[design.v]
module control_unit(
    input clk, rst,
    output reg a_sel, b_sel, PP1_CE, PP2_CE, add, PR_CE, PI_CE
);
    parameter S1 = 3'b001,
              S2 = 3'b010,
              S3 = 3'b011,
              S4 = 3'b100,
              S5 = 3'b101;
    reg [2:0] state, next;
    always @(posedge clk or posedge rst) begin
        if (rst)
            state <= S1;
        else
            state <= next;
    end
    always @(*) begin
        next = S1;
        PP1_CE = 0;
        PP2_CE = 0;
        add = 0;
        PR_CE = 0;
        PI_CE = 0;
        a_sel = 0;
        b_sel = 0;
        case (state) 
            S1: begin
					if(!rst)
                next = S2;
                PP1_CE = 1;
            end
            S2: begin
                next = S3;
                a_sel = 1;
                b_sel = 1;					 
                PP2_CE = 1;
            end
            S3: begin
                next = S4;
                b_sel = 1;
                PP1_CE = 1;					
                add = 1;
                PR_CE = 1;
            end
            S4: begin
                next = S5;
                a_sel = 1;
                PP2_CE = 1;
            end
            S5: begin
                next = S1;
                PI_CE = 1;
            end
        endcase
    end
endmodule
module datapath(
    input clk, rst,
    input a_sel, b_sel, PP1_CE, PP2_CE, add, PR_CE, PI_CE,
    input [11:0] ar, ai, br, bi,
    output reg [23:0] Pr, Pi
);
    wire [11:0] a_mux, b_mux;
    reg [23:0] PP1, PP2, PPs;
    wire [23:0] pro;
    assign a_mux = a_sel ? ai : ar;
    assign b_mux = b_sel ? bi : br;
    assign pro = a_mux * b_mux;  
    always @(posedge clk or posedge rst) begin
        if (rst) begin
            PP1 <= 0;
            PP2 <= 0;
        end else begin
            if (PP1_CE) 
                PP1 <= pro;
            if (PP2_CE) 
                PP2 <= pro;
        end
    end
    always @(*) begin
        if (!add)
            PPs = PP1 + PP2;
        else
            PPs = PP1 - PP2;
    end
    always @(posedge clk or posedge rst) begin
        if (rst) begin
            Pr <= 0;
            Pi <= 0;
        end else begin
            if (PR_CE) 
                Pr <= PPs;
            if (PI_CE) 
                Pi <= PPs;
        end
    end
endmodule
module top(
    input rst, clk,
    input [11:0] ar, ai, br, bi,
    output [23:0] Pi, Pr
);
    wire PP1_CE, PP2_CE, a_sel, b_sel, add, PI_CE, PR_CE;
    control_unit uut1(
        .clk(clk),
        .rst(rst),
        .a_sel(a_sel),
        .b_sel(b_sel),
        .PP1_CE(PP1_CE),
        .PP2_CE(PP2_CE),
        .add(add),
        .PR_CE(PR_CE),
        .PI_CE(PI_CE)
    );
    datapath uut2(
        .clk(clk),
        .rst(rst),
        .a_sel(a_sel),
        .b_sel(b_sel),
        .PP1_CE(PP1_CE),
        .PP2_CE(PP2_CE),
        .add(add),
        .PR_CE(PR_CE),
        .PI_CE(PI_CE),
        .ar(ar),
        .ai(ai),
        .br(br),
        .bi(bi),
        .Pr(Pr),
        .Pi(Pi)
    );
endmodule
[constraint.sdc]
create_clock -name core_clock -period 6.38 [get_ports {clk}]
set_input_delay 1.2760 -clock core_clock [delete_from_list [all_inputs] [get_ports {clk}]]
set_output_delay 1.2760 -clock core_clock [all_outputs]
set_load 0.01 [all_outputs]
[run.sh]
#!/bin/bash
# the make line also repeats each setting of config.mk as NAME=value (left out here)
make -C /OpenROAD-flow-scripts/flow DESIGN_CONFIG=/design/flow/config.mk WORK_HOME=/design/flow/orfs CLKGATE_MAP_FILE= finish
[config.mk]
export PLATFORM = sky130hd
export DESIGN_NAME = top
export DESIGN_NICKNAME = top
export VERILOG_FILES = /design/flow/design.v
export SDC_FILE = /design/flow/constraint.sdc
export NUM_CORES = 4
export LEC_CHECK = 0
export CAP_MARGIN = 20
export CORE_MARGIN = 2
export CORE_UTILIZATION = 68
export CTS_CLUSTER_DIAMETER = 361
export CTS_CLUSTER_SIZE = 21
export MAX_ROUTING_LAYER = met4
export SLEW_MARGIN = 20
==> results of run 1 <==
## layout make-up
class | instances | area (sq um)
flip-flops and latches | 101 | 2530
fillers | 897 | 2110
inverters | 159 | 599
multi-input cells | 914 | 7440
well taps | 188 | 235
clock buffers | 12 | 246
repair buffers | 228 | 2000
clock inverters | 4 | 47.5
## layer usage
layer	global-route usage [%]	routed length (um)	share of wire [%]
met5	-	0	0
met4	23.3	2160	7.4
met3	3.62	1460	5.0
met2	64.7	14500	50
met1	42.3	10900	38
## through the flow
| step | setup TNS, ns | utilization, % | area [sq um] |
|---|---|---|---|
| after floorplan | 0 | - | 10600 |
| after global placement | -6.13 | 83.3 | 12700 |
| after detailed placement | -8.18 | 83.3 | 12700 |
| after CTS | 0 | 85.3 | 13000 |
| after global routing | -0.249 | 86.1 | 13100 |
| final | 0 | 86.1 | 13100 |
## timing repair
action / 4_1_cts / 5_1_grt
gates cloned: 0 / 0
pin swaps: 0 / 8
resized: 6 / 28
buffers inserted: 0 / 1
endpoints found under the setup margin: 15 / 18
==> results.ini, run 1 <==
[worst_setup_path]
critPathKind = in2reg
start_kind = input pin
critPathMaxFanout = 6
rr_startpoint = uut1.state[2]
critPathTopFamily = adder cells
max_stage_delay_ns = 0.54
crit_arrival_ns = 6.49
slowest_stage = fa_1
reg2reg_to = uut2.PP2[21]
crit_end = uut2.PP2[21]
path_cells = clkdlybuf4s50_1, nand2_1, nand2_4, nand2_1, fa_1, inv_1, fa_1, inv_1, fa_1, inv_1, fa_1, inv_1, fa_1, inv_1, ha_1, a21oi_1, o21ai_0, o21ba_2, o221ai_1, xnor2_2, mux2_2
crit_start = ai[7]
worstSetupPathDepth = 21
ff2ff_path_depth = 21
r2r_slack_ns = 0.45
required_ns = 6.61
worstSetupEndpointType = flip-flop
cp_num_buf_inv = 6

[synthesis]
yosys.area_share.adder_pct = 29.3
yosysWarnings = 2
synth.distinct_cells = 58
ys_sh_mux_pct = 7.31
synth-seq-cells = 101
edf_count = 0
synth.top_cell.area_share_pct = 23.7
flop_cell = dfrtp_1
ys_cells = 1213
syn_area_sq_um = 10600
topCellsByArea = dfrtp_1, fa_1, ha_1
synth-simple-area-share_pct = 16.9
async_flop_share_pct = 100
largest_area_cell = dfrtp_1
synth_area_per_cell_sq_um = 8.72
ys_top_logic_family = adder cells
most_common_cell = nand2_1
synthAoiAreaFrac_pct = 11.2
ys_seq_share_pct = 23.9
xor_area_share_pct = 4.31
netlist_instances = 1213
fp_nets = 1450
ys_chip_area_sq_um = 10600
top_cells_by_count = nand2_1, inv_1, fa_1, dfrtp_1, nor2_1

[final_timing]
fmax_mhz = 160
max-slew-margin-rel_pct = 45.6
clock_skew_ns = 0.00353
hold_viol = 0
setup_viol = 0
worst-slew-pin-transition_ns = 0.810
period_needed_ns = 6.26
drv_slew = 0
fin_ws_ns = 0.122
hold_ws_ns = 0.471
finalCritPeriodShare_pct = 98.1

[drt]
drt_iter0_markers = 746
ant_nets = 0
routed_wl_um = 29100
diodes = 0
viasPerCell = 5.97
wl_per_cell_um = 18.1
drc = 0
num_vias = 9583
dr.pass1.iters = 5

[placed_design]
pre_cts_slack_ns = -0.611
dp_cells = 1589
place_congestion = 0.997
dp_hpwl_um = 23300
portBuffers = 97

[cts]
clockRootBuffer = clkbuf_16
cts.sinks = 101
cts.clk_slew.worst_paths_ns = 0.06
cts_hold_buf = 0
htreeDepth = 3
cts_inserted_buffers = 9
cts_buffer_depth = 2
clock_latency_ns = 0.34
cts_tree = built

[floorplanning]
initCoreUtil_pct = 69.5
core_sq_um = 15200
chipArea_sq_um = 16600
io_pins = 98
fp.dieW_um = 129
die.size.y_um = 129
rows = 45

[global_route]
grt-ovfl-total = 0
grt_max_degree = 59
groute.usage.overall_pct = 37.6
antenna_found_initial = 0
grt_pass1_wl_um = 47000
grt_pass1_vias = 9729

[flow_run]
log.warning_count = 28
maxCapViolCount = 0

[finish]
syn2layout_area_growth_pct = 23.8
fin_cells = 1606
nNetsFinal = 1650

[worst_hold_path]
whs_endpoint = uut1.state[3]
hold_depth = 0
min_from = uut1.state[1]
hp-class = reg2reg

[outcome]
status = complete, no violations

==> inputs of run 2 (changes only) <==
ABC_AREA = 1   (was default)
CELL_PAD_IN_SITES_GLOBAL_PLACEMENT = 0   (was default)
CORE_UTILIZATION = 65   (was 68)
CTS_CLUSTER_DIAMETER = 51   (was 361)
CTS_CLUSTER_SIZE = 82   (was 21)
MAX_ROUTING_LAYER = default   (was met4)
PLACE_DENSITY = 0.35   (was default)
SETUP_SLACK_MARGIN = -0.44   (was default)
TNS_END_PERCENT = 95   (was default)
clock period = 4.54 ns   (was 6.38 ns; I/O delays follow)
==> run 2 against run 1 <==
Against the previous run: the layout now fails its checks (negative setup slack); count of clock-buffer cells in the layout is 3 lower; register-to-register slack got worse by 1.5 ns; largest cell class unchanged; worst hold slack got worse by 0.013 ns; clock skew up 0.0093 ns; synthesized cell count up 30%; non-clock buffer count is 50 higher; area after synthesis grew 6.5%; core utilization increased by 2.5 points.
==> results.ini, run 2 <==
[synthesis]
ys_top_logic_family = simple AND/OR/NAND/NOR gates
top_cells_by_count = nand2_1, inv_1, nor2_1, fa_1, dfrtp_1
topCellsByArea = dfrtp_1, fa_1, nand2_1
synth.distinct_cells = 41  ; -29%
ys_sh_mux_pct = 0  ; -7.3 points
fp_nets = 1818  ; +25%
synth.top_cell.area_share_pct = 22.2  ; -1.4 points
ys_seq_share_pct = 22.5  ; -1.5 points
netlist_instances = 1581  ; +30%
synth_area_per_cell_sq_um = 7.12  ; -18%
async_flop_share_pct = 100  ; unchanged
synth-seq-cells = 101  ; unchanged
synth-simple-area-share_pct = 29.2  ; +12 points
ys_chip_area_sq_um = 11300  ; +6.5%
flop_cell = dfrtp_1
xor_area_share_pct = 2.96  ; -1.4 points
most_common_cell = nand2_1
syn_area_sq_um = 11300  ; +6.5%
ys_cells = 1581  ; +30%
synthAoiAreaFrac_pct = 6.10  ; -5.1 points
yosys.area_share.adder_pct = 27.5  ; -1.8 points
edf_count = 0  ; unchanged
largest_area_cell = dfrtp_1
yosysWarnings = 2  ; unchanged

[worst_setup_path]
cp_num_buf_inv = 5  ; -1
critPathKind = in2reg
ff2ff_path_depth = 26  ; +24%
cpMostUsedCell = nand2_1
path_cells = clkdlybuf4s50_1, nand2_1, o21ai_4, buf_4, nand2_1, fa_1, inv_1, fa_1, fa_1, fa_1, inv_1, fa_1, inv_1, ha_4, nand2_1, nand2_1, nand2_1, a21oi_1, nor2_1, nand3_1, nand2_1, nand3_1, nand2_1
crit_end = uut2.PP1[21]
slowest_stage = fa_1
rr_startpoint = uut1.state[2]
r2r_slack_ns = -1.02  ; -1.47 ns
start_kind = input pin
critPathMaxFanout = 4  ; -2
required_ns = 4.79  ; -1.82 ns
reg2reg_to = uut2.PP1[21]
worstSetupPathDepth = 23  ; +9.5%
crit_start = ar[9]
crit_arrival_ns = 5.82  ; -0.67 ns
critPathTopFamily = adder cells
max_stage_delay_ns = 0.53  ; about the same
worstSetupEndpointType = flip-flop

[final_timing]
fin_ws_ns = -1.04  ; -1.16 ns
hold_ws_ns = 0.458  ; -0.0131 ns
worst-slew-pin-transition_ns = 0.925  ; +0.115 ns
clock_skew_ns = 0.0128  ; +0.00932 ns
setup_viol = 36  ; +36
drv_slew = 0  ; unchanged
period_needed_ns = 5.58
max-slew-margin-rel_pct = 38.3  ; -7.3 points
fmax_mhz = 179
grt_setup_unrepaired = true
hold_viol = 0  ; unchanged
finalCritPeriodShare_pct = 123  ; +25 points

[floorplanning]
initCoreUtil_pct = 65.8  ; -3.8 points
fp.dieW_um = 136  ; +5.4%
chipArea_sq_um = 18400  ; +11%
die.size.y_um = 136  ; +5.4%
rows = 48  ; +6.7%
core_sq_um = 17100  ; +13%
io_pins = 98  ; unchanged

[outcome]
violatedChecks = negative setup slack
status = failed layout checks

[worst_hold_path]
hold_depth = 0  ; unchanged
min_from = uut1.state[1]
whs_endpoint = uut1.state[3]
hp-class = reg2reg

[global_route]
grt_pass1_vias = 11181  ; +15%
groute.usage.overall_pct = 34.1  ; -3.5 points
grt-ovfl-total = 0  ; unchanged
grt_max_degree = 61  ; +3.4%
grt_pass1_wl_um = 49900  ; +6.3%
antenna_found_initial = 1  ; +1

[placed_design]
portBuffers = 97  ; unchanged
dp_hpwl_um = 24400  ; +4.8%
dpl_cell_area_sq_um = 13600  ; +7.3%
place_congestion = 0.989  ; -0.80%

[cts]
cts.sinks = 101  ; unchanged
clockRootBuffer = clkbuf_16
cts_buffer_depth = 2  ; unchanged
cts.clk_slew.worst_paths_ns = 0.08  ; +0.02 ns
cts_hold_buf = 0  ; unchanged
cts_inserted_buffers = 9  ; unchanged
htreeDepth = 3  ; unchanged
clock_latency_ns = 0.35  ; about the same
cts_tree = built

[finish]
design_area_sq_um = 15200  ; +16%
final-seq-area_sq_um = 2530  ; unchanged
nNetsFinal = 2078  ; +26%
nFillCells = 793  ; -12%
syn2layout_area_growth_pct = 34.7
combGateArea_sq_um = 8260  ; +11%

[drt]
ant_nets = 0  ; unchanged
drt_iter0_markers = 1122  ; +50%
dr.pass1.iters = 7  ; +2
drc = 0  ; unchanged
viasPerCell = 5.95  ; -0.30%
routed_wl_um = 40900  ; +41%
wl_per_cell_um = 19.7  ; +9.1%
num_vias = 12333  ; +29%

[flow_run]
log.warning_count = 33  ; +18%
maxCapViolCount = 0  ; unchanged

[run 2: through the flow]
stage / worst slack, ns / cells / setup TNS [ns] / util [%]
global route: -1.13 / 2072 / -32.10 / 88.6
detailed placement: -1.29 / 1995 / -40.95 / 79.3
floorplan: -0.501 / 1581 / -11.25 / -
CTS: -0.778 / 2022 / -20.94 / 83.1
finish: -1.04 / 2073 / -27.77 / 88.6
global placement: -1.28 / 1995 / -37.75 / 79.3
[run 2: timing repair]
action                     4_1_cts  5_1_grt
pin swaps                       47      112
setup endpoints to repair       34       34
gates resized                   73      180
setup buffers                   17       54
gates cloned                     0        2
hold endpoints to repair         0        0
[run 2: area by class of cell]
class | instances | area share [%]
Inverter | 315 | 8.01
Timing Repair Buffer | 278 | 17.0
Tap cell | 225 | 1.86
Antenna cell | 2 | 0.0330
Multi-Input combinational cell | 1136 | 54.5
Clock inverter | 7 | 0.520
Sequential cell | 101 | 16.7
Clock buffer | 9 | 1.48
[run 2: per-layer routing]
metal	global-route usage [%]	part of all wire [%]
met5	0	0
met3	3.33	9.0
met4	21.5	11
met1	35.8	32
met2	64.6	47
==> inputs of run 3 (changes only) <==
ABC_AREA = default   (was 1)
CELL_PAD_IN_SITES_GLOBAL_PLACEMENT = default   (was 0)
CORE_UTILIZATION = 66   (was 65)
CTS_CLUSTER_DIAMETER = 354   (was 51)
CTS_CLUSTER_SIZE = 37   (was 82)
PLACE_DENSITY = default   (was 0.35)
SETUP_SLACK_MARGIN = default   (was -0.44)
TNS_END_PERCENT = default   (was 95)
clock period = 6.43 ns   (was 4.54 ns; I/O delays follow)
==> run 3 against run 2 <==
Against the previous run: the run now finishes clean; register-to-register slack better by 1.4 ns; core utilization is 6.1 points lower; first-iteration DRC count decreased by 51%; die size fell by 7.3%; global-route usage increased by 1.8 points; critical endpoint is now uut2.PP2[22]; largest cell class unchanged.
==> results.ini, run 3 <==
[outcome]
status = complete, no violations

[synthesis]
yosysWarnings = 2  ; unchanged
most_common_cell = nand2_1
yosys.area_share.adder_pct = 29.3  ; +1.8 points
synth_area_per_cell_sq_um = 8.72  ; +22%
largest_area_cell = dfrtp_1
synthAoiAreaFrac_pct = 11.2  ; +5.1 points
syn_area_sq_um = 10600  ; -6.1%
top_cells_by_count = nand2_1, inv_1, fa_1, dfrtp_1, nor2_1
synth.distinct_cells = 58  ; +41%
flop_cell = dfrtp_1
async_flop_share_pct = 100  ; unchanged
synth-seq-cells = 101  ; unchanged
ys_seq_share_pct = 23.9  ; +1.5 points
ys_cells = 1213  ; -23%
synth-simple-area-share_pct = 16.9  ; -12 points
xor_area_share_pct = 4.31  ; +1.4 points
topCellsByArea = dfrtp_1, fa_1, ha_1
ys_sh_mux_pct = 7.31  ; +7.3 points
synth.top_cell.area_share_pct = 23.7  ; +1.4 points
netlist_instances = 1213  ; -23%
ys_top_logic_family = adder cells
fp_nets = 1450  ; -20%
ys_chip_area_sq_um = 10600  ; -6.1%
edf_count = 0  ; unchanged

[global_route]
grt_max_degree = 58  ; -4.9%
grt_pass1_wl_um = 47000  ; -6.0%
antenna_found_initial = 0  ; -1
grt_pass1_vias = 9583  ; -14%
groute.usage.overall_pct = 35.8  ; +1.8 points
grt-ovfl-total = 0  ; unchanged

[worst_setup_path]
cpMostUsedCell = fa_1
r2r_slack_ns = 0.36  ; +1.38 ns
slowest_stage = fa_1
max_stage_delay_ns = 0.55  ; +0.02 ns
cp_num_buf_inv = 6  ; +1
worstSetupEndpointType = flip-flop
rr_startpoint = uut1.state[2]
start_kind = input pin
crit_start = bi[3]
crit_arrival_ns = 6.50  ; +0.68 ns
critPathTopFamily = adder cells
ff2ff_path_depth = 19  ; -27%
required_ns = 6.71  ; +1.92 ns
critPathMaxFanout = 5  ; +1
reg2reg_to = uut2.PP1[23]
worstSetupPathDepth = 21  ; -8.7%
crit_end = uut2.PP2[22]
critPathKind = in2reg
path_cells = clkdlybuf4s50_1, mux2_2, buf_4, nand2_1, fa_1, inv_1, fa_1, fa_1, fa_1, inv_1, fa_1, inv_1, ha_1, buf_4, nand2_1, o21bai_2, nand4_1, nand2_1, nor4_4, or4_1, nand3_1

[worst_hold_path]
hp-class = reg2reg
min_from = uut1.state[1]
whs_endpoint = uut1.state[3]
hold_depth = 0  ; unchanged

[final_timing]
fin_ws_ns = 0.210  ; +1.25 ns
hold_viol = 0  ; unchanged
clock_skew_ns = 0.0106  ; -0.00224 ns
setup_viol = 0  ; -100%
fmax_mhz = 161
period_needed_ns = 6.22
finalCritPeriodShare_pct = 96.7  ; -26 points
drv_slew = 0  ; unchanged
max-slew-margin-rel_pct = 39.4  ; +1.1 points
worst-slew-pin-transition_ns = 0.902  ; -0.0226 ns

[floorplanning]
fp.dieW_um = 131  ; -3.7%
io_pins = 98  ; unchanged
chipArea_sq_um = 17000  ; -7.3%
core_sq_um = 15800  ; -7.9%
rows = 46  ; -4.2%
initCoreUtil_pct = 67.0  ; +1.3 points
die.size.y_um = 131  ; -3.7%

[finish]
final_core_util_pct = 82.5  ; -6.1 points
fin_cells = 1622  ; -22%
syn2layout_area_growth_pct = 23.1
design_area_sq_um = 13000  ; -14%
nNetsFinal = 1638  ; -21%
nFillCells = 1069  ; +35%

[cts]
htreeDepth = 3  ; unchanged
cts_buffer_depth = 2  ; unchanged
cts_inserted_buffers = 9  ; unchanged
clockRootBuffer = clkbuf_16
cts.sinks = 101  ; unchanged
cts_hold_buf = 0  ; unchanged
clock_latency_ns = 0.35  ; about the same
cts.clk_slew.worst_paths_ns = 0.07  ; about the same
cts_tree = built

[drt]
ant_nets = 0  ; unchanged
drc = 0  ; unchanged
routed_wl_um = 29400  ; -28%
drt_iter0_markers = 548  ; -51%
routed.top_layer = met4
viasPerCell = 5.79  ; -2.7%
dr.pass1.iters = 7  ; unchanged
routed-wl-met3_um = 1570  ; -58%
diodes = 0  ; -2
wl_met2_um = 15100  ; -22%
met1_length_um = 11000  ; -16%
wl_per_cell_um = 18.1  ; -8.2%
num_vias = 9385  ; -24%

[placed_design]
dp_cells = 1606  ; -19%
dpl_cell_area_sq_um = 12600  ; -7.0%
dp_hpwl_um = 23700  ; -2.7%
place_congestion = 0.971  ; -1.9%
pre_cts_slack_ns = -0.338  ; +0.951 ns
portBuffers = 97  ; unchanged

[flow_run]
log.warning_count = 28  ; -15%
maxCapViolCount = 0  ; unchanged

## run 3: what timing repair did
item                                    in CTS  in global routing
gates resized                                0                 22
endpoints found under the hold margin        0                  0
endpoints found under the setup margin       0                 17
buffers inserted                             0                  0
## run 3: metal layers
layer,vias to the layer above,global-route usage (%)
li1,4351,-
met1,4555,41.4
met2,381,65.7
met3,98,3.26
met4,0,19.7
met5,-,0
## run 3: final cells by class
cell class                 count  area, sq um  share of cell area [%]
clock inverter                 6         62.6                   0.481
tap                          216          270                    2.08
sequential                   101         2530                    19.4
inverter                     159          599                    4.61
timing repair buffer         216         1930                    14.8
clock buffer                  10          239                    1.84
multi-input combinational    914         7380                    56.7
## run 3: stage by stage
| step | hold WS [ns] | setup TNS (ns) |
|---|---|---|
| finish | 0.466 | 0 |
| global route | 0.492 | -0.0108 |
| CTS | 0.466 | 0 |
| detailed placement | 0.449 | -3.49 |
| global placement | 0.437 | -2.51 |
| floorplan | 0.367 | 0 |
==> inputs of run 4 (changes only) <==
CAP_MARGIN = 40   (was 20)
CORE_UTILIZATION = 72   (was 66)
CTS_CLUSTER_DIAMETER = default   (was 354)
CTS_CLUSTER_SIZE = default   (was 37)
SETUP_SLACK_MARGIN = 1.08   (was default)
clock period = 3.75 ns   (was 6.43 ns; I/O delays follow)
==> run 4 against run 3 <==
Against the previous run: the run now fails in clock tree synthesis (4_1_cts); area after synthesis unchanged; die size shrank 8.1%; synthesized cell count is the same.
==> results.ini, run 4 <==
[synthesis]
most_common_cell = nand2_1
netlist_instances = 1213  ; unchanged
largest_area_cell = dfrtp_1
synth-simple-area-share_pct = 16.9  ; unchanged
ys_chip_area_sq_um = 10600  ; unchanged
async_flop_share_pct = 100  ; unchanged
yosysWarnings = 2  ; unchanged
synthAoiAreaFrac_pct = 11.2  ; unchanged
fp_nets = 1450  ; unchanged
flop_cell = dfrtp_1
ys_seq_share_pct = 23.9  ; unchanged
topCellsByArea = dfrtp_1, fa_1, ha_1
synth.distinct_cells = 58  ; unchanged
ys_top_logic_family = adder cells
xor_area_share_pct = 4.31  ; unchanged
syn_area_sq_um = 10600  ; unchanged
ys_cells = 1213  ; unchanged
yosys.area_share.adder_pct = 29.3  ; unchanged
synth-seq-cells = 101  ; unchanged
ys_sh_mux_pct = 7.31  ; unchanged
edf_count = 0  ; unchanged
synth_area_per_cell_sq_um = 8.72  ; unchanged
top_cells_by_count = nand2_1, inv_1, fa_1, dfrtp_1, nor2_1
synth.top_cell.area_share_pct = 23.7  ; unchanged

[floorplanning]
core_sq_um = 14400  ; -8.5%
rows = 44  ; -4.3%
io_pins = 98  ; unchanged
fp.dieW_um = 125  ; -4.1%
chipArea_sq_um = 15700  ; -8.1%
die.size.y_um = 125  ; -4.1%
initCoreUtil_pct = 73.3  ; +6.3 points

[outcome]
status = aborted with a tool error
stop_error = [ERROR DPL-0038] Utilization greater than 100%, impossible to legalize
failed_stage = clock tree synthesis (4_1_cts)

[placed_design]
dp_hpwl_um = 26500  ; +12%
dp_cells = 1625  ; +1.2%
place_congestion = 0.998  ; +2.8%
dpl_cell_area_sq_um = 13300  ; +5.6%
portBuffers = 97  ; unchanged

-- run 4: stage by stage --
stage | setup WS (ns) | TNS [ns]
2_1_floorplan | -1.64 | -41.47
3_3_place_gp | -2.11 | -65.20
3_5_place_dp | -2.38 | -74.48
==> inputs of run 5 (changes only) <==
CAP_MARGIN = 20   (was 40)
CORE_UTILIZATION = 71   (was 72)
CTS_CLUSTER_DIAMETER = 51   (was default)
CTS_CLUSTER_SIZE = 41   (was default)
SETUP_SLACK_MARGIN = default   (was 1.08)
clock period = 6.08 ns   (was 3.75 ns; I/O delays follow)
==> run 5 against run 4 <==
Against the previous run: the run fails in global routing (5_1_grt); synthesized cell count is the same; area after synthesis unchanged; die size grew 1.4%.
==> results.ini, run 5 <==
[floorplanning]
die.size.y_um = 126  ; +0.68%
core_sq_um = 14500  ; +0.76%
fp.dieW_um = 126  ; +0.68%
initCoreUtil_pct = 72.7  ; -0.56 points
chipArea_sq_um = 15900  ; +1.4%
rows = 44  ; unchanged
io_pins = 98  ; unchanged

[placed_design]
dp_hpwl_um = 25200  ; -5.1%
dp_cells = 1588  ; -2.3%
place_congestion = 1.12  ; +12%
portBuffers = 97  ; unchanged
dpl_cell_area_sq_um = 12700  ; -5.0%

[cts]
clockRootBuffer = clkbuf_16
cts_inserted_buffers = 9
htreeDepth = 3
cts_buffer_depth = 2
cts.sinks = 101

[synthesis]
synth-seq-cells = 101  ; unchanged
yosysWarnings = 2  ; unchanged
ys_chip_area_sq_um = 10600  ; unchanged
netlist_instances = 1213  ; unchanged
most_common_cell = nand2_1
ys_cells = 1213  ; unchanged
xor_area_share_pct = 4.31  ; unchanged
synthAoiAreaFrac_pct = 11.2  ; unchanged
edf_count = 0  ; unchanged
ys_seq_share_pct = 23.9  ; unchanged
topCellsByArea = dfrtp_1, fa_1, ha_1
yosys.area_share.adder_pct = 29.3  ; unchanged
syn_area_sq_um = 10600  ; unchanged
top_cells_by_count = nand2_1, inv_1, fa_1, dfrtp_1, nor2_1
ys_top_logic_family = adder cells
synth-simple-area-share_pct = 16.9  ; unchanged
ys_sh_mux_pct = 7.31  ; unchanged
largest_area_cell = dfrtp_1
synth.top_cell.area_share_pct = 23.7  ; unchanged
synth.distinct_cells = 58  ; unchanged
fp_nets = 1450  ; unchanged
async_flop_share_pct = 100  ; unchanged
synth_area_per_cell_sq_um = 8.72  ; unchanged
flop_cell = dfrtp_1

[outcome]
failed_stage = global routing (5_1_grt)
status = aborted with a tool error
stop_error = [ERROR GRT-0232] Routing congestion too high. Check the congestion heatmap in the GUI.

[global_route]
grt-ovfl-total = 3
groute.usage.overall_pct = 66.8

[run 5: stage by stage]
stage	worst slack, ns	utilization, %
2_1_floorplan	0.0371	-
3_3_place_gp	-0.532	87.2
3_5_place_dp	-0.576	87.2
4_1_cts	0.00538	90.5
[run 5: per-layer routing]
layer | GRT overflow | GRT usage (%)
met1 | 0 | 64.1
met2 | 1 | 89.5
met3 | 0 | 46.7
met4 | 2 | 68.9
met5 | 0 | 10.8
[run 5: timing repair]
action,4_1_cts
pin swaps,14
setup buffers,2
hold buffers,0
endpoints found under the setup margin,17
gates resized,30
==> inputs of run 6 (changes only) <==
CAP_MARGIN = 10   (was 20)
CELL_PAD_IN_SITES_DETAIL_PLACEMENT = 1   (was default)
CORE_MARGIN = 4   (was 2)
CORE_UTILIZATION = 64   (was 71)
CTS_CLUSTER_DIAMETER = 330   (was 51)
CTS_CLUSTER_SIZE = default   (was 41)
GPL_ROUTABILITY_DRIVEN = 0   (was default)
PLACE_DENSITY_LB_ADDON = 0.06   (was default)
SETUP_SLACK_MARGIN = -0.34   (was default)
SLEW_MARGIN = 10   (was 20)
TNS_END_PERCENT = 30   (was default)
clock period = 5.03 ns   (was 6.08 ns; I/O delays follow)
==> run 6 against run 5 <==
Against the previous run: the flow stops in detailed placement (3_5_place_dp); area after synthesis unchanged; die size up 17%; synthesized cell count unchanged.
==> results.ini, run 6 <==
[synthesis]
top_cells_by_count = nand2_1, inv_1, fa_1, dfrtp_1, nor2_1
async_flop_share_pct = 100  ; unchanged
ys_chip_area_sq_um = 10600  ; unchanged
flop_cell = dfrtp_1
ys_top_logic_family = adder cells
synthAoiAreaFrac_pct = 11.2  ; unchanged
most_common_cell = nand2_1
ys_seq_share_pct = 23.9  ; unchanged
yosys.area_share.adder_pct = 29.3  ; unchanged
netlist_instances = 1213  ; unchanged
yosysWarnings = 2  ; unchanged
syn_area_sq_um = 10600  ; unchanged
synth-simple-area-share_pct = 16.9  ; unchanged
synth.distinct_cells = 58  ; unchanged
largest_area_cell = dfrtp_1
fp_nets = 1450  ; unchanged
ys_cells = 1213  ; unchanged
synth.top_cell.area_share_pct = 23.7  ; unchanged
synth-seq-cells = 101  ; unchanged
edf_count = 0  ; unchanged
ys_sh_mux_pct = 7.31  ; unchanged
synth_area_per_cell_sq_um = 8.72  ; unchanged
xor_area_share_pct = 4.31  ; unchanged
topCellsByArea = dfrtp_1, fa_1, ha_1

[floorplanning]
die.size.y_um = 137  ; +8.3%
io_pins = 98  ; unchanged
chipArea_sq_um = 18600  ; +17%
core_sq_um = 16100  ; +10%
initCoreUtil_pct = 65.8  ; -6.9 points
rows = 46  ; +4.5%
fp.dieW_um = 137  ; +8.3%

[outcome]
stop_error = [ERROR DPL-0033] detailed placement checks failed during check placement.
status = aborted with a tool error
failed_stage = detailed placement (3_5_place_dp)

[placed_design]
portBuffers = 97  ; unchanged

[run 6: metrics by stage]
step / hold WS (ns) / cells / worst slack [ns]
floorplan: 0.386 / 1213 / -0.563
global placement: 0.453 / 1645 / -1.28
==> inputs of run 7 (changes only) <==
CAP_MARGIN = 20   (was 10)
CELL_PAD_IN_SITES_DETAIL_PLACEMENT = default   (was 1)
CORE_MARGIN = 2   (was 4)
CORE_UTILIZATION = 40   (was 64)
CTS_CLUSTER_DIAMETER = default   (was 330)
GPL_ROUTABILITY_DRIVEN = default   (was 0)
PLACE_DENSITY_LB_ADDON = default   (was 0.06)
SETUP_SLACK_MARGIN = 1.96   (was -0.34)
SLEW_MARGIN = 20   (was 10)
TNS_END_PERCENT = default   (was 30)
clock period = 6.62 ns   (was 5.03 ns; I/O delays follow)
==> run 7 against run 6 <==
Against the previous run: synthesized cell count did not move; area after synthesis is the same; die size is 49% higher; now clean on timing, DRC and antenna.
==> results.ini, run 7 <==
[global_route]
antenna_found_initial = 0
grt_pass1_vias = 9317
grt_max_degree = 58
grt-ovfl-total = 0
grt_pass1_wl_um = 45900
groute.usage.overall_pct = 20.1

[synthesis]
fp_nets = 1450  ; unchanged
largest_area_cell = dfrtp_1
synth-seq-cells = 101  ; unchanged
synth.distinct_cells = 58  ; unchanged
xor_area_share_pct = 4.31  ; unchanged
top_cells_by_count = nand2_1, inv_1, fa_1, dfrtp_1, nor2_1
most_common_cell = nand2_1
async_flop_share_pct = 100  ; unchanged
ys_seq_share_pct = 23.9  ; unchanged
flop_cell = dfrtp_1
edf_count = 0  ; unchanged
synth.top_cell.area_share_pct = 23.7  ; unchanged
syn_area_sq_um = 10600  ; unchanged
synthAoiAreaFrac_pct = 11.2  ; unchanged
ys_top_logic_family = adder cells
ys_sh_mux_pct = 7.31  ; unchanged
synth-simple-area-share_pct = 16.9  ; unchanged
ys_chip_area_sq_um = 10600  ; unchanged
synth_area_per_cell_sq_um = 8.72  ; unchanged
yosys.area_share.adder_pct = 29.3  ; unchanged
yosysWarnings = 2  ; unchanged
topCellsByArea = dfrtp_1, fa_1, ha_1
netlist_instances = 1213  ; unchanged
ys_cells = 1213  ; unchanged

[worst_setup_path]
critPathKind = in2reg
cpMostUsedCell = fa_1
crit_end = uut2.PP1[17]
critPathTopFamily = adder cells
crit_start = bi[6]
worstSetupEndpointType = flip-flop
critPathMaxFanout = 5
r2r_slack_ns = 1.00
slowest_stage = fa_1
start_kind = input pin
cp_num_buf_inv = 4
reg2reg_to = uut2.PP1[17]
max_stage_delay_ns = 0.50
path_cells = buf_6, mux2_4, and2_4, fa_1, fa_1, fa_1, fa_1, inv_2, fa_1, inv_2, ha_4, buf_4, nand2_4, o311ai_4, a31oi_2, xnor2_1, mux2_2
worstSetupPathDepth = 17
rr_startpoint = uut1.state[1]
ff2ff_path_depth = 18
crit_arrival_ns = 5.95
required_ns = 6.85

[floorplanning]
initCoreUtil_pct = 40.7  ; -25 points
core_sq_um = 26000  ; +62%
rows = 59  ; +28%
fp.dieW_um = 167  ; +22%
io_pins = 98  ; unchanged
chipArea_sq_um = 27700  ; +49%
die.size.y_um = 167  ; +22%

[final_timing]
setup_viol = 0
grt_setup_unrepaired = true
worst-slew-pin-transition_ns = 0.768
period_needed_ns = 5.72
setup-tns-final_ns = 0
drv_slew = 0
clock_skew_ns = 0.0121
finalCritPeriodShare_pct = 86.5
fmax_mhz = 175
hold_viol = 0
max-slew-margin-rel_pct = 48.4

[finish]
nFillCells = 2291
syn2layout_area_growth_pct = 35.1
nNetsFinal = 1646
final_core_util_pct = 55.0

[drt]
drt_iter0_markers = 488
ant_nets = 0
viasPerCell = 5.10
diodes = 0
num_vias = 8927
wl_per_cell_um = 15.8
drc = 0
routed_wl_um = 27700
dr.pass1.iters = 5

[cts]
cts_tree = built
cts_inserted_buffers = 9
clock_latency_ns = 0.35
cts.clk_slew.worst_paths_ns = 0.07
clockRootBuffer = clkbuf_16
cts_buffer_depth = 2
htreeDepth = 3
cts.sinks = 101

[flow_run]
log.warning_count = 29
maxCapViolCount = 0

[placed_design]
dp_hpwl_um = 21200
place_congestion = 0.865
portBuffers = 97  ; unchanged

[worst_hold_path]
whs_endpoint = uut1.state[0]
min_from = uut1.state[0]
hold_depth = 2
hp-class = reg2reg

[outcome]
status = complete, no violations

==> run 7: cell type report <==
type                       count  area [sq um]  area share (%)
clock inverter                 6          63.8           0.447
multi-input combinational    915          8420            58.9
timing repair buffer         223          2020            14.2
clock buffer                  10           229            1.60
sequential                   101          2530            17.7
inverter                     159           599            4.20
tap                          335           419            2.93
==> run 7: what timing repair did <==
action | CTS | global route
cloned | 1 | 0
buffers inserted | 69 | 19
hold buffers | 0 | 0
resized | 349 | 52
pin swaps | 102 | 52
endpoints found under the setup margin | 38 | 34
endpoints found under the hold margin | 0 | 0
==> run 7: routing by layer <==
layer | share of wire (%) | track usage [%] | vias up
li1 | - | - | 4377
met1 | 44 | 25.7 | 4290
met2 | 49 | 35.3 | 216
met3 | 3.7 | 2.45 | 44
met4 | 3.1 | 7.27 | 0
met5 | 0 | 0 | -
==> run 7: metrics by stage <==
stage / cell area, sq um / hold WS, ns / cells / setup WS (ns)
after detailed placement: 12400 / 0.461 / 1644 / -0.158
after floorplan: 10900 / 0.367 / 1213 / 0.710
after CTS: 14000 / 0.485 / 1730 / 0.961
after global routing: 14300 / 0.513 / 1749 / 0.779
final: 14300 / 0.485 / 1749 / 0.897
after global placement: 12400 / 0.463 / 1644 / -0.0504
==> inputs of run 8 (changes only) <==
CORE_UTILIZATION = 64   (was 40)
SETUP_SLACK_MARGIN = default   (was 1.96)
clock period = 6.85 ns   (was 6.62 ns; I/O delays follow)
==> run 8 against run 7 <==
Against the previous run: worst hold slack worse by 0.015 ns; critical endpoint is now uut2.PP1[16]; sequential share of layout area up 2.5 points.
==> results.ini, run 8 <==
[outcome]
status = complete, no violations

[synthesis]
yosysWarnings = 2  ; unchanged
xor_area_share_pct = 4.31  ; unchanged
largest_area_cell = dfrtp_1
ys_seq_share_pct = 23.9  ; unchanged
synth-simple-area-share_pct = 16.9  ; unchanged
synth.top_cell.area_share_pct = 23.7  ; unchanged
yosys.area_share.adder_pct = 29.3  ; unchanged
ys_chip_area_sq_um = 10600  ; unchanged
edf_count = 0  ; unchanged
most_common_cell = nand2_1
flop_cell = dfrtp_1
top_cells_by_count = nand2_1, inv_1, fa_1, dfrtp_1, nor2_1
topCellsByArea = dfrtp_1, fa_1, ha_1
ys_cells = 1213  ; unchanged
syn_area_sq_um = 10600  ; unchanged
synth-seq-cells = 101  ; unchanged
ys_top_logic_family = adder cells
netlist_instances = 1213  ; unchanged
synthAoiAreaFrac_pct = 11.2  ; unchanged
ys_sh_mux_pct = 7.31  ; unchanged
async_flop_share_pct = 100  ; unchanged
synth.distinct_cells = 58  ; unchanged
fp_nets = 1450  ; unchanged
synth_area_per_cell_sq_um = 8.72  ; unchanged

[final_timing]
fmax_mhz = 153
period_needed_ns = 6.55
drv_slew = 0  ; unchanged
hold_ws_ns = 0.470  ; -0.0149 ns
max-slew-margin-rel_pct = 48.8  ; +0.37 points
clock_skew_ns = 0.0109  ; -0.00123 ns
worst-slew-pin-transition_ns = 0.762  ; -0.00556 ns
setup_viol = 0  ; unchanged
hold_viol = 0  ; unchanged
finalCritPeriodShare_pct = 95.6  ; +9.1 points
grt_setup_unrepaired = false

[drt]
ant_nets = 0  ; unchanged
drt_iter0_markers = 515  ; +5.5%
diodes = 0  ; unchanged
wl_per_cell_um = 17.7  ; +12%
viasPerCell = 5.76  ; +13%
num_vias = 9079  ; +1.7%
routed_wl_um = 27900  ; +0.75%
dr.pass1.iters = 5  ; unchanged
drc = 0  ; unchanged

[worst_setup_path]
crit_arrival_ns = 6.76  ; +0.81 ns
worstSetupPathDepth = 21  ; +4
max_stage_delay_ns = 0.53  ; +0.03 ns
cpMostUsedCell = fa_1
ff2ff_path_depth = 20  ; +2
path_cells = clkdlybuf4s50_1, mux2_2, buf_4, nand2_1, fa_1, inv_1, fa_1, fa_1, fa_1, inv_1, fa_1, inv_1, ha_1, a21oi_1, nand2_1, a21o_1, or3_1, o21ai_0, buf_4, xor2_1, o21ai_0
critPathKind = in2reg
reg2reg_to = uut2.PP1[16]
slowest_stage = fa_1
critPathTopFamily = adder cells
crit_end = uut2.PP1[16]
crit_start = br[4]
cp_num_buf_inv = 6  ; +2
start_kind = input pin
required_ns = 7.07  ; +0.22 ns
r2r_slack_ns = 0.64  ; -0.36 ns
worstSetupEndpointType = flip-flop
rr_startpoint = uut1.state[2]
critPathMaxFanout = 8  ; +3

[worst_hold_path]
whs_endpoint = uut1.state[3]
hold_depth = 0  ; -2
hp-class = reg2reg
min_from = uut1.state[1]

[finish]
final_core_util_pct = 78.3  ; +23 points
syn2layout_area_growth_pct = 18.4
nNetsFinal = 1591  ; -3.3%
design_area_sq_um = 12500  ; -12%
nFillCells = 1166  ; -49%
fin_cells = 1575  ; -9.9%

[cts]
cts_tree = built
clockRootBuffer = clkbuf_16
clock_latency_ns = 0.35  ; about the same
cts_buffer_depth = 2  ; unchanged
cts.clk_slew.worst_paths_ns = 0.07  ; about the same
cts_resized = 0  ; -100%
cts_inserted_buffers = 9  ; unchanged
post_cts_buffers = 0  ; -100%
htreeDepth = 3  ; unchanged
cts_hold_buf = 0  ; unchanged
cts.sinks = 101  ; unchanged

[placed_design]
dp_hpwl_um = 23300  ; +9.7%
dpl_cell_area_sq_um = 12200  ; -1.4%
place_congestion = 0.932  ; +7.8%
dp_cells = 1559  ; -5.2%
portBuffers = 97  ; unchanged

[flow_run]
maxCapViolCount = 0  ; unchanged
log.warning_count = 28  ; -3.4%

[global_route]
groute.usage.overall_pct = 33.1  ; +13 points
grt_pass1_vias = 9322  ; +0.054%
grt_pass1_wl_um = 46100  ; +0.32%
grt_max_degree = 58  ; unchanged
antenna_found_initial = 0  ; unchanged
grt-ovfl-total = 0  ; unchanged

[floorplanning]
fp.dieW_um = 133  ; -20%
initCoreUtil_pct = 66.1  ; +25 points
io_pins = 98  ; unchanged
rows = 46  ; -22%
die.size.y_um = 133  ; -20%
chipArea_sq_um = 17600  ; -37%
core_sq_um = 16000  ; -38%

## run 8: metrics by stage
stage,setup WS (ns),TNS (ns)
floorplan,0.485,0
finish,0.304,0
detailed placement,-0.0508,-0.116
global placement,0.0677,0
CTS,0.311,0
global route,0.0872,0
## run 8: routing by layer
metal  wire, um  track usage [%]  share of wire, %
met5          0                0                 0
met4       1540             18.5               5.5
met3       1290             3.68               4.6
met2      14400             60.4                52
met1      10600             37.6                38
## run 8: final cells by class
type                    count  area [sq um]  share of cell area [%]
multi-input cells         914          7310                    58.4
flip-flops and latches    101          2530                    20.2
repair buffers            169          1520                    12.2
inverters                 159           599                    4.79
well taps                 216           270                    2.16
clock buffers              10           239                    1.91
clock inverters             6          51.3                   0.410
==> inputs of run 9 (changes only) <==
ABC_AREA = 1   (was default)
CELL_PAD_IN_SITES_DETAIL_PLACEMENT = 2   (was default)
CELL_PAD_IN_SITES_GLOBAL_PLACEMENT = 3   (was default)
CORE_MARGIN = 4   (was 2)
CORE_UTILIZATION = 40   (was 64)
CTS_CLUSTER_DIAMETER = 303   (was default)
CTS_CLUSTER_SIZE = 81   (was default)
GPL_TIMING_DRIVEN = 0   (was default)
HOLD_SLACK_MARGIN = 0.19   (was default)
MIN_ROUTING_LAYER = met1   (was default)
PLACE_DENSITY = 0.76   (was default)
SLEW_MARGIN = 35   (was 20)
clock period = 5.16 ns   (was 6.85 ns; I/O delays follow)
==> run 9 against run 8 <==
Against the previous run: the run now fails in global placement (3_3_place_gp); area after synthesis grew 6.5%; synthesized cell count grew 30%; die size grew 76%.
==> results.ini, run 9 <==
[outcome]
status = aborted with a tool error
failed_stage = global placement (3_3_place_gp)
stop_error = [ERROR GPL-0301] Utilization 100.358 % exceeds 100%.

[floorplanning]
core_sq_um = 27800  ; +74%
die.size.y_um = 176  ; +33%
chipArea_sq_um = 30900  ; +76%
fp.dieW_um = 176  ; +33%
io_pins = 98  ; unchanged
rows = 61  ; +33%
initCoreUtil_pct = 40.5  ; -26 points

[synthesis]
synthAoiAreaFrac_pct = 6.10  ; -5.1 points
ys_seq_share_pct = 22.5  ; -1.5 points
ys_sh_mux_pct = 0  ; -7.3 points
yosys.area_share.adder_pct = 27.5  ; -1.8 points
edf_count = 0  ; unchanged
ys_cells = 1581  ; +30%
synth-seq-cells = 101  ; unchanged
synth.top_cell.area_share_pct = 22.2  ; -1.4 points
synth.distinct_cells = 41  ; -29%
ys_chip_area_sq_um = 11300  ; +6.5%
netlist_instances = 1581  ; +30%
synth-simple-area-share_pct = 29.2  ; +12 points
fp_nets = 1818  ; +25%
flop_cell = dfrtp_1
syn_area_sq_um = 11300  ; +6.5%
most_common_cell = nand2_1
largest_area_cell = dfrtp_1
topCellsByArea = dfrtp_1, fa_1, nand2_1
xor_area_share_pct = 2.96  ; -1.4 points
top_cells_by_count = nand2_1, inv_1, nor2_1, fa_1, dfrtp_1
ys_top_logic_family = simple AND/OR/NAND/NOR gates
async_flop_share_pct = 100  ; unchanged
synth_area_per_cell_sq_um = 7.12  ; -18%
yosysWarnings = 2  ; unchanged

==> inputs of run 10 (changes only) <==
CELL_PAD_IN_SITES_DETAIL_PLACEMENT = default   (was 2)
CELL_PAD_IN_SITES_GLOBAL_PLACEMENT = default   (was 3)
CORE_MARGIN = 2   (was 4)
CORE_UTILIZATION = 64   (was 40)
CTS_CLUSTER_DIAMETER = default   (was 303)
CTS_CLUSTER_SIZE = default   (was 81)
GPL_TIMING_DRIVEN = default   (was 0)
HOLD_SLACK_MARGIN = default   (was 0.19)
MIN_ROUTING_LAYER = default   (was met1)
PLACE_DENSITY = default   (was 0.76)
SLEW_MARGIN = 20   (was 35)
clock period = 7.64 ns   (was 5.16 ns; I/O delays follow)
==> run 10 against run 9 <==
Against the previous run: the run now finishes clean; area after synthesis unchanged; synthesized cell count unchanged; die size down 40%.
==> results.ini, run 10 <==
[worst_setup_path]
required_ns = 7.87
critPathTopFamily = adder cells
crit_end = uut2.PP2[15]
ff2ff_path_depth = 22
cp_num_buf_inv = 6
crit_arrival_ns = 6.60
slowest_stage = fa_1
reg2reg_to = uut2.PP2[15]
path_cells = clkdlybuf4s50_1, inv_1, o21ai_2, nand2_1, fa_1, inv_1, fa_1, inv_1, fa_1, fa_1, fa_1, inv_1, ha_1, nand2_1, nor2_1, inv_1, nor2_2, a21oi_1, or2_1, nand3_1, nand2_1
max_stage_delay_ns = 0.55
critPathKind = in2reg
crit_start = bi[3]
worstSetupEndpointType = flip-flop
worstSetupPathDepth = 21
critPathMaxFanout = 10
r2r_slack_ns = 1.78
start_kind = input pin
rr_startpoint = uut1.state[4]

[synthesis]
async_flop_share_pct = 100  ; unchanged
yosysWarnings = 2  ; unchanged
most_common_cell = nand2_1
syn_area_sq_um = 11300  ; unchanged
synthAoiAreaFrac_pct = 6.10  ; unchanged
flop_cell = dfrtp_1
edf_count = 0  ; unchanged
synth_area_per_cell_sq_um = 7.12  ; unchanged
yosys.area_share.adder_pct = 27.5  ; unchanged
synth.distinct_cells = 41  ; unchanged
synth-simple-area-share_pct = 29.2  ; unchanged
top_cells_by_count = nand2_1, inv_1, nor2_1, fa_1, dfrtp_1
largest_area_cell = dfrtp_1
netlist_instances = 1581  ; unchanged
synth-seq-cells = 101  ; unchanged
ys_sh_mux_pct = 0  ; unchanged
topCellsByArea = dfrtp_1, fa_1, nand2_1
fp_nets = 1818  ; unchanged
ys_top_logic_family = simple AND/OR/NAND/NOR gates
ys_chip_area_sq_um = 11300  ; unchanged
synth.top_cell.area_share_pct = 22.2  ; unchanged
ys_seq_share_pct = 22.5  ; unchanged
xor_area_share_pct = 2.96  ; unchanged
ys_cells = 1581  ; unchanged

[drt]
dr.pass1.iters = 5
viasPerCell = 5.29
diodes = 0
wl_per_cell_um = 14.3
ant_nets = 0
drc = 0
drt_iter0_markers = 514
routed_wl_um = 27200
num_vias = 10049

[cts]
clock_latency_ns = 0.35
cts_resized = 0
clockRootBuffer = clkbuf_16
cts.sinks = 101
cts_hold_buf = 0
htreeDepth = 3
cts_buffer_depth = 2
post_cts_buffers = 0
cts.clk_slew.worst_paths_ns = 0.08
cts_tree = built
cts_inserted_buffers = 9

[floorplanning]
fp.dieW_um = 137  ; -22%
rows = 48  ; -21%
chipArea_sq_um = 18700  ; -40%
die.size.y_um = 137  ; -22%
initCoreUtil_pct = 65.3  ; +25 points
io_pins = 98  ; unchanged
core_sq_um = 17200  ; -38%

[final_timing]
grt_setup_unrepaired = false
finalCritPeriodShare_pct = 83.3
setup_viol = 0
setup-tns-final_ns = 0
fmax_mhz = 157
worst-slew-pin-transition_ns = 0.984
max-slew-margin-rel_pct = 34.3
hold_viol = 0
drv_slew = 0
clock_skew_ns = 0.0129
period_needed_ns = 6.37

[flow_run]
log.warning_count = 28
maxCapViolCount = 0

[finish]
nNetsFinal = 1906
syn2layout_area_growth_pct = 13.2
fin_cells = 1899

[worst_hold_path]
min_from = uut1.state[1]
hp-class = reg2reg
whs_endpoint = uut1.state[3]
hold_depth = 0

[global_route]
antenna_found_initial = 0
grt_max_degree = 54
groute.usage.overall_pct = 31.2
grt_pass1_vias = 9943
grt-ovfl-total = 0
grt_pass1_wl_um = 46200

[placed_design]
portBuffers = 97
dp_hpwl_um = 22700
place_congestion = 1.02
dp_cells = 1883

[outcome]
status = complete, no violations

==> run 10: per-layer routing <==
metal	up-vias	routed length [um]	global-route usage, %
li1	4975	-	-
met4	0	1230	15.2
met5	-	0	0
met3	85	970	2.15
met1	4659	10800	35.6
met2	330	14200	58.7
==> run 10: final cells by class <==
type	instances	area [sq um]
clock buffers	9	225
clock inverters	7	78.8
fillers	1454	4490
inverters	315	1180
multi-input cells	1136	7410
flip-flops and latches	101	2530
well taps	225	282
repair buffers	106	1040
==> run 10: per-stage QoR <==
stage          instance area, sq um  util [%]  hold WS (ns)  worst slack [ns]
2_1_floorplan                 11300         -         0.373              1.75
3_3_place_gp                  12400      72.2         0.423             0.992
3_5_place_dp                  12400      72.2         0.450             0.911
4_1_cts                       12700      74.0         0.468              1.31
5_1_grt                       12700      74.0         0.478             0.888
6_report                      12700      74.0         0.473              1.27
==> inputs of run 11 (changes only) <==
CORE_UTILIZATION = 68   (was 64)
CTS_CLUSTER_DIAMETER = 51   (was default)
CTS_CLUSTER_SIZE = 77   (was default)
PLACE_DENSITY = 0.35   (was default)
clock period = 5.1 ns   (was 7.64 ns; I/O delays follow)
==> run 11 against run 10 <==
Against the previous run: the flow now stops in global routing (5_1_grt); area after synthesis unchanged; die size shrank 5.7%; synthesized cell count stayed put.
==> results.ini, run 11 <==
[synthesis]
syn_area_sq_um = 11300  ; unchanged
fp_nets = 1818  ; unchanged
flop_cell = dfrtp_1
yosys.area_share.adder_pct = 27.5  ; unchanged
topCellsByArea = dfrtp_1, fa_1, nand2_1
synth.distinct_cells = 41  ; unchanged
synth-seq-cells = 101  ; unchanged
yosysWarnings = 2  ; unchanged
ys_sh_mux_pct = 0  ; unchanged
top_cells_by_count = nand2_1, inv_1, nor2_1, fa_1, dfrtp_1
netlist_instances = 1581  ; unchanged
ys_seq_share_pct = 22.5  ; unchanged
ys_top_logic_family = simple AND/OR/NAND/NOR gates
most_common_cell = nand2_1
synth.top_cell.area_share_pct = 22.2  ; unchanged
synth_area_per_cell_sq_um = 7.12  ; unchanged
synth-simple-area-share_pct = 29.2  ; unchanged
ys_chip_area_sq_um = 11300  ; unchanged
async_flop_share_pct = 100  ; unchanged
xor_area_share_pct = 2.96  ; unchanged
ys_cells = 1581  ; unchanged
synthAoiAreaFrac_pct = 6.10  ; unchanged
largest_area_cell = dfrtp_1
edf_count = 0  ; unchanged

[outcome]
status = aborted with a tool error
failed_stage = global routing (5_1_grt)
stop_error = [ERROR GRT-0232] Routing congestion too high. Check the congestion heatmap in the GUI.

[placed_design]
dp_hpwl_um = 25200  ; +11%
portBuffers = 97  ; unchanged
dp_cells = 1980  ; +5.2%
place_congestion = 0.964  ; -5.6%
pre_cts_slack_ns = -0.933  ; -1.84 ns

[cts]
htreeDepth = 3  ; unchanged
cts_buffer_depth = 2  ; unchanged
cts.sinks = 101  ; unchanged
cts_inserted_buffers = 9  ; unchanged
clockRootBuffer = clkbuf_16

[floorplanning]
fp.dieW_um = 133  ; -2.9%
initCoreUtil_pct = 68.6  ; +3.3 points
chipArea_sq_um = 17600  ; -5.7%
io_pins = 98  ; unchanged
core_sq_um = 16400  ; -4.8%
die.size.y_um = 133  ; -2.9%
rows = 47  ; -2.1%

[global_route]
grt-ovfl-total = 37
groute.usage.overall_pct = 74.1

## run 11: routing by layer
layer | track usage [%] | overflow
met4 | 80.6 | 20
met2 | 93.0 | 17
met5 | 22.5 | 0
met3 | 54.1 | 0
met1 | 72.4 | 0
## run 11: per-stage QoR
step,hold WS [ns],instance area [sq um]
after CTS,0.453,14800
after detailed placement,0.442,13500
after global placement,0.431,13500
after floorplan,0.373,11500
## run 11: repair_timing
action | in CTS
buffers inserted | 46
gates cloned | 1
hold buffers | 0
pin swaps | 124
gates resized | 265
endpoints found under the setup margin | 34
==> inputs of run 12 (changes only) <==
ABC_AREA = default   (was 1)
CAP_MARGIN = 40   (was 20)
CORE_UTILIZATION = 72   (was 68)
CTS_CLUSTER_DIAMETER = default   (was 51)
CTS_CLUSTER_SIZE = default   (was 77)
PLACE_DENSITY = default   (was 0.35)
clock period = 6.45 ns   (was 5.1 ns; I/O delays follow)
==> run 12 against run 11 <==
Against the previous run: now clean on timing, DRC and antenna; area after synthesis down 6.1%; die size down 11%; synthesized cell count down 23%.
==> results.ini, run 12 <==
[outcome]
status = complete, no violations

[cts]
htreeDepth = 3  ; unchanged
cts.sinks = 101  ; unchanged
cts_inserted_buffers = 9  ; unchanged
cts_tree = built
cts_buffer_depth = 2  ; unchanged
cts.clk_slew.worst_paths_ns = 0.06
clock_latency_ns = 0.36
clockRootBuffer = clkbuf_16

[drt]
drc = 0
ant_nets = 0
diodes = 0
drt_iter0_markers = 1299
wl_met2_um = 17100
routed-wl-met3_um = 3520
met1_length_um = 11000
num_vias = 10508
wl_per_cell_um = 22.5
routed_wl_um = 35800
dr.pass1.iters = 9
viasPerCell = 6.62
routed.top_layer = met4

[worst_setup_path]
critPathTopFamily = adder cells
start_kind = input pin
crit_arrival_ns = 6.66
cpMostUsedCell = fa_1
critPathMaxFanout = 6
max_stage_delay_ns = 0.57
ff2ff_path_depth = 21
r2r_slack_ns = 0.12
critPathKind = in2reg
slowest_stage = fa_1
rr_startpoint = uut1.state[2]
crit_end = uut2.PP1[21]
cp_num_buf_inv = 6
reg2reg_to = uut2.PP1[21]
required_ns = 6.74
worstSetupEndpointType = flip-flop
crit_start = ai[1]
path_cells = clkdlybuf4s50_1, nand2_1, nand2_1, buf_4, nand2_1, fa_1, fa_1, inv_1, fa_1, fa_1, inv_1, fa_1, inv_1, ha_1, buf_4, a21oi_1, o21ai_1, o21ba_2, o221ai_1, xnor2_1, mux2_2
worstSetupPathDepth = 21

[final_timing]
period_needed_ns = 6.37
setup-tns-final_ns = 0
setup_viol = 0
fmax_mhz = 157
finalCritPeriodShare_pct = 98.7
max-slew-margin-rel_pct = 51.2
drv_slew = 0
grt_setup_unrepaired = true
clock_skew_ns = 0.00734
worst-slew-pin-transition_ns = 0.732
hold_viol = 0

[synthesis]
ys_cells = 1213  ; -23%
ys_top_logic_family = adder cells
largest_area_cell = dfrtp_1
yosysWarnings = 2  ; unchanged
edf_count = 0  ; unchanged
fp_nets = 1450  ; -20%
yosys.area_share.adder_pct = 29.3  ; +1.8 points
synthAoiAreaFrac_pct = 11.2  ; +5.1 points
synth.distinct_cells = 58  ; +41%
async_flop_share_pct = 100  ; unchanged
topCellsByArea = dfrtp_1, fa_1, ha_1
ys_chip_area_sq_um = 10600  ; -6.1%
flop_cell = dfrtp_1
xor_area_share_pct = 4.31  ; +1.4 points
ys_seq_share_pct = 23.9  ; +1.5 points
most_common_cell = nand2_1
synth_area_per_cell_sq_um = 8.72  ; +22%
synth-seq-cells = 101  ; unchanged
ys_sh_mux_pct = 7.31  ; +7.3 points
top_cells_by_count = nand2_1, inv_1, fa_1, dfrtp_1, nor2_1
netlist_instances = 1213  ; -23%
synth.top_cell.area_share_pct = 23.7  ; +1.4 points
synth-simple-area-share_pct = 16.9  ; -12 points
syn_area_sq_um = 10600  ; -6.1%

[global_route]
grt_max_degree = 60
antenna_found_initial = 0
groute.usage.overall_pct = 45.9
grt_pass1_vias = 10950
grt-ovfl-total = 0
grt_pass1_wl_um = 56100

[worst_hold_path]
whs_endpoint = uut1.state[3]
hold_depth = 0
hp-class = reg2reg
min_from = uut1.state[1]

[floorplanning]
die.size.y_um = 125  ; -5.7%
rows = 44  ; -6.4%
chipArea_sq_um = 15700  ; -11%
initCoreUtil_pct = 73.3  ; +4.7 points
core_sq_um = 14400  ; -12%
fp.dieW_um = 125  ; -5.7%
io_pins = 98  ; unchanged

[finish]
nNetsFinal = 1636
final_core_util_pct = 89.6
design_area_sq_um = 12900
syn2layout_area_growth_pct = 22.3

[placed_design]
dp_hpwl_um = 25700  ; +2.2%
dpl_cell_area_sq_um = 12500  ; -7.2%
portBuffers = 97  ; unchanged
place_congestion = 1.05  ; +8.9%

[flow_run]
maxCapViolCount = 0
log.warning_count = 29

## run 12: routing by layer
layer,up-vias,global-route usage (%)
met5,-,0
met4,0,39.2
met3,341,8.60
met2,965,77.9
met1,4866,49.4
li1,4336,-
## run 12: area by class of cell
type | instances | area (sq um)
Inverter | 159 | 599
Timing Repair Buffer | 213 | 1880
Clock inverter | 3 | 23.8
Sequential cell | 101 | 2530
Clock buffer | 13 | 250
Fill cell | 629 | 1500
Multi-Input combinational cell | 915 | 7410
Tap cell | 184 | 230
## run 12: what timing repair did
action | CTS | global route
endpoints found under the setup margin | 2 | 18
resized | 4 | 26
pin swaps | 0 | 2
endpoints found under the hold margin | 0 | 0
setup buffers | 0 | 1
gates cloned | 0 | 1
hold buffers | 0 | 0
## run 12: per-stage QoR
step	setup WS (ns)	hold slack [ns]	cells
final	0.0828	0.467	1588
after global routing	-0.0397	0.476	1588
after CTS	0.0175	0.464	1584
after detailed placement	-0.457	0.437	1568
after global placement	-0.258	0.439	1567
after floorplan	0.165	0.367	1213
==> inputs of run 13 (changes only) <==
ABC_AREA = 0   (was default)
CAP_MARGIN = 20   (was 40)
CORE_UTILIZATION = 64   (was 72)
CTS_CLUSTER_SIZE = 97   (was default)
PLACE_DENSITY = 0.43   (was default)
clock period = 4.17 ns   (was 6.45 ns; I/O delays follow)
==> run 13 against run 12 <==
Against the previous run: the layout now fails its checks (negative setup slack); sequential cell count unchanged; global-route usage down 11 points; worst hold slack gained 0.017 ns; largest cell class unchanged.
==> results.ini, run 13 <==
[synthesis]
synth.distinct_cells = 58  ; unchanged
topCellsByArea = dfrtp_1, fa_1, ha_1
ys_cells = 1213  ; unchanged
netlist_instances = 1213  ; unchanged
yosys.area_share.adder_pct = 29.3  ; unchanged
syn_area_sq_um = 10600  ; unchanged
xor_area_share_pct = 4.31  ; unchanged
ys_sh_mux_pct = 7.31  ; unchanged
most_common_cell = nand2_1
fp_nets = 1450  ; unchanged
synth-simple-area-share_pct = 16.9  ; unchanged
edf_count = 0  ; unchanged
synthAoiAreaFrac_pct = 11.2  ; unchanged

[worst_setup_path]
critPathTopFamily = adder cells
crit_start = uut1.state[2]
path_cells = nor2_4, buf_12, buf_16, buf_6, mux2i_2, buf_4, buf_4, nor2_1, fa_1, inv_1, fa_1, inv_1, fa_1, fa_1, ha_1, ha_1, buf_4, nand2_1, buf_4, a2111oi_4, buf_4, nor4_4, or4_1, nand3_1
reg2reg_to = uut2.PP1[22]
cpMostUsedCell = buf_4
r2r_slack_ns = -1.62  ; -1.74 ns
max_stage_delay_ns = 0.51  ; -0.06 ns
critPathMaxFanout = 7  ; +1
worstSetupPathDepth = 24  ; +14%
cp_num_buf_inv = 10  ; +4
ff2ff_path_depth = 24  ; +14%
rr_startpoint = uut1.state[2]

[drt]
drc = 0  ; unchanged
dr.pass1.iters = 5  ; -4
ant_nets = 0  ; unchanged
num_vias = 10502  ; -0.057%
viasPerCell = 6.20  ; -6.4%

[floorplanning]
rows = 46  ; +4.5%
fp.dieW_um = 133  ; +5.9%
chipArea_sq_um = 17600  ; +12%
die.size.y_um = 133  ; +5.9%
core_sq_um = 16000  ; +11%
initCoreUtil_pct = 66.1  ; -7.2 points

[flow_run]
log.warning_count = 31  ; +6.9%

[final_timing]
fmax_mhz = 173
fin_ws_ns = -1.62  ; -1.70 ns
hold_viol = 0  ; unchanged
drv_slew = 0  ; unchanged
clock_skew_ns = 0.0124  ; +0.00507 ns
grt_setup_unrepaired = true
setup_viol = 38  ; +38

[outcome]
status = failed layout checks
violatedChecks = negative setup slack

[cts]
cts_buffer_depth = 2  ; unchanged
clock_latency_ns = 0.35  ; about the same
cts_inserted_buffers = 9  ; unchanged
cts_hold_buf = 0  ; unchanged

[global_route]
grt-ovfl-total = 0  ; unchanged
grt_pass1_vias = 10270  ; -6.2%
groute.usage.overall_pct = 35.0  ; -11 points
grt_pass1_wl_um = 49700  ; -11%
antenna_found_initial = 0  ; unchanged

[placed_design]
place_congestion = 0.909  ; -13%
portBuffers = 97  ; unchanged
dp_hpwl_um = 22000  ; -14%

[worst_hold_path]
min_from = uut2.PP1[15]
whs_endpoint = uut2.PP1[15]
hold_depth = 2  ; +2

[finish]
nFillCells = 679  ; +7.9%

## run 13: timing repair
action                                  CTS  global route
setup buffers                            21            23
endpoints found under the hold margin     0             0
gates resized                           101            96
pin swaps                                22            46
endpoints found under the setup margin   38            45
cloned                                    4             1
## run 13: area by class of cell
class	instances	area, sq um	area share [%]
Clock buffer	9	225	1.54
Inverter	159	599	4.11
Multi-Input combinational cell	917	8280	56.7
Timing Repair Buffer	286	2610	17.9
Tap cell	216	270	1.85
Sequential cell	101	2530	17.4
Clock inverter	7	73.8	0.506
## run 13: routing by layer
layer	GRT usage (%)	share of wire (%)	vias to the layer above
li1	-	-	4514
met1	42.3	36	5078
met2	63.2	51	705
met3	2.91	7.1	205
met4	17.3	6.4	0
met5	0	0	-
## run 13: stage by stage
step / util [%] / std cells / cell area [sq um] / TNS (ns)
2_1_floorplan: - / 1213 / 11000 / -28.45
3_3_place_gp: 82.3 / 1634 / 13200 / -54.04
3_5_place_dp: 82.3 / 1634 / 13200 / -56.37
4_1_cts: 87.5 / 1674 / 14000 / -36.81
5_1_grt: 91.1 / 1695 / 14600 / -50.33
6_report: 91.1 / 1695 / 14600 / -45.09
